==> flow/design.v (excerpt) <==
module LearningMachine(input clk,rst, start, input [6:0] x1Data,x2Data, input [1:0] tData, output[1:0] signYin, output[13:0] w1,w2,b,Yin,output ReadEn, Ready);
Size: ~980 cells after synthesis, roughly 89 flip-flops, about 79 I/O pins.
Settings: LEC_CHECK=0, CAP_MARGIN=10, CORE_MARGIN=2, CORE_UTILIZATION=69, CTS_CLUSTER_DIAMETER=26, GPL_TIMING_DRIVEN=1, MAX_ROUTING_LAYER=met4, MIN_ROUTING_LAYER=met1, SLEW_MARGIN=20; clock period 7.81 ns.
run.sh (not shown) runs the stock make flow with config.mk's settings and CLKGATE_MAP_FILE=.
The starting point produced a layout that fails on negative setup slack.
Change:
Settings changed: ABC_AREA set to 1, CORE_UTILIZATION 69 to 72, CTS_CLUSTER_SIZE set to 13, PLACE_DENSITY set to 0.77, SETUP_SLACK_MARGIN set to -0.37, SLEW_MARGIN 20 to 40.
Clock period 7.81 ns to 5.56 ns, I/O delays scaled along.
What happened:
- This time the run ended with an error in clock tree synthesis (4_1_cts) (DPL-0038)
- die area came out lower by 1.8%
- area after synthesis came out higher by about 2.4%
- synthesized cell count came out higher by about 22%
Change:
Settings changed: CORE_UTILIZATION 72 to 69, CTS_CLUSTER_SIZE 13 to not set, PLACE_DENSITY 0.77 to not set, SETUP_SLACK_MARGIN -0.37 to 2.25, SLEW_MARGIN 40 to 20.
Clock period 5.56 ns to 7.81 ns, I/O delays scaled along.
After rerunning: With this change the flow ended with an error in global routing (5_1_grt) (GRT-0232); die area goes up by a few percent; area after synthesis stays the same; synthesized cell count stays the same.
Change:
Settings changed: CORE_UTILIZATION 69 to 72, CTS_CLUSTER_SIZE set to 13, PLACE_DENSITY set to 0.77, SETUP_SLACK_MARGIN 2.25 to -0.37, SLEW_MARGIN 20 to 40.
Clock period 7.81 ns to 5.37 ns, I/O delays scaled along.
Outcome: Now the flow aborted during clock tree synthesis (4_1_cts); synthesized cell count stays the same; area after synthesis does not change; die size came out lower by about 4%.

========
LearningMachine again, from the RTL that the note above started with.
==> flow/design.v (excerpt) <==
module LearningMachine(input clk,rst, start, input [6:0] x1Data,x2Data, input [1:0] tData, output[1:0] signYin, output[13:0] w1,w2,b,Yin,output ReadEn, Ready);
  wire [1:0]Select1, Sel1, Sel2;
  wire  flag, InitYin, InitW1, InitW2, InitB, InitFlag, InitAlpha, LdX1, LdX2, LdT, Select2, LdYin, LdFlag, LdAlphaT, LdW1, LdW2, LdB;
  Controller controller(clk, rst, start, compare, flag, InitYin, InitW1, InitW2, InitB, InitFlag, InitAlpha, LdX1, LdX2, LdT, Select2, LdYin, LdFlag, LdAlphaT, LdW1, LdW2, LdB, ReadEn, Ready, Select1, Sel1, Sel2);
  DataPath datapath(clk,rst, x1Data,x2Data, tData, InitYin, InitW1, InitW2, InitB, InitFlag, InitAlpha, LdX1, LdX2, LdT, Select2, LdYin, LdFlag, LdAlphaT, LdW1, LdW2, LdB, Select1, Sel1, Sel2, compare, flag, signYin, w1,w2,b,Yin);
endmodule
==> flow/config.mk <==
export PLATFORM = sky130hd
export DESIGN_NAME = LearningMachine
export DESIGN_NICKNAME = LearningMachine
export VERILOG_FILES = /design/flow/design.v
export SDC_FILE = /design/flow/constraint.sdc
export NUM_CORES = 4
export LEC_CHECK = 0
export CAP_MARGIN = 20
export CORE_ASPECT_RATIO = 0.5
export CORE_MARGIN = 9
export CORE_UTILIZATION = 42
export CTS_CLUSTER_DIAMETER = 371
export CTS_CLUSTER_SIZE = 99
export SETUP_SLACK_MARGIN = -1.14
export SLEW_MARGIN = 20
export TNS_END_PERCENT = 5
==> flow/constraint.sdc <==
create_clock -name core_clock -period 12.0 [get_ports {clk}]
set_input_delay 2.4000 -clock core_clock [delete_from_list [all_inputs] [get_ports {clk}]]
set_output_delay 2.4000 -clock core_clock [all_outputs]
set_load 0.01 [all_outputs]
==> next run, changes <==
Settings changed: CAP_MARGIN 20 to 0, CORE_ASPECT_RATIO 0.5 to not set, CORE_MARGIN 9 to 2, CORE_UTILIZATION 42 to 40, CTS_CLUSTER_DIAMETER 371 to not set, CTS_CLUSTER_SIZE 99 to not set, MAX_ROUTING_LAYER set to met4, SETUP_SLACK_MARGIN -1.14 to not set, TNS_END_PERCENT 5 to not set.
Result: The new run produced a clean layout; wire length decreases by 5.7%; cell area hardly moves; register-to-register slack hardly moves; non-clock buffer count increases by 2.
==> next run, changes <==
Settings changed: CAP_MARGIN 0 to 20, MAX_ROUTING_LAYER met4 to not set.
Clock period 12.0 ns to 9.33 ns, I/O delays scaled along.
Outcome: Worst hold slack got worse by 0.0038 ns; global-route usage is lower by 0.72 points; fmax rose by 3.5%; worst setup slack got worse by 2.4 ns; sequential cell count stays the same; sequential share of layout area is lower by 0.10 points; synthesized cell count does not change; cell area grows by 0.47%; clock-buffer cell count is unchanged.
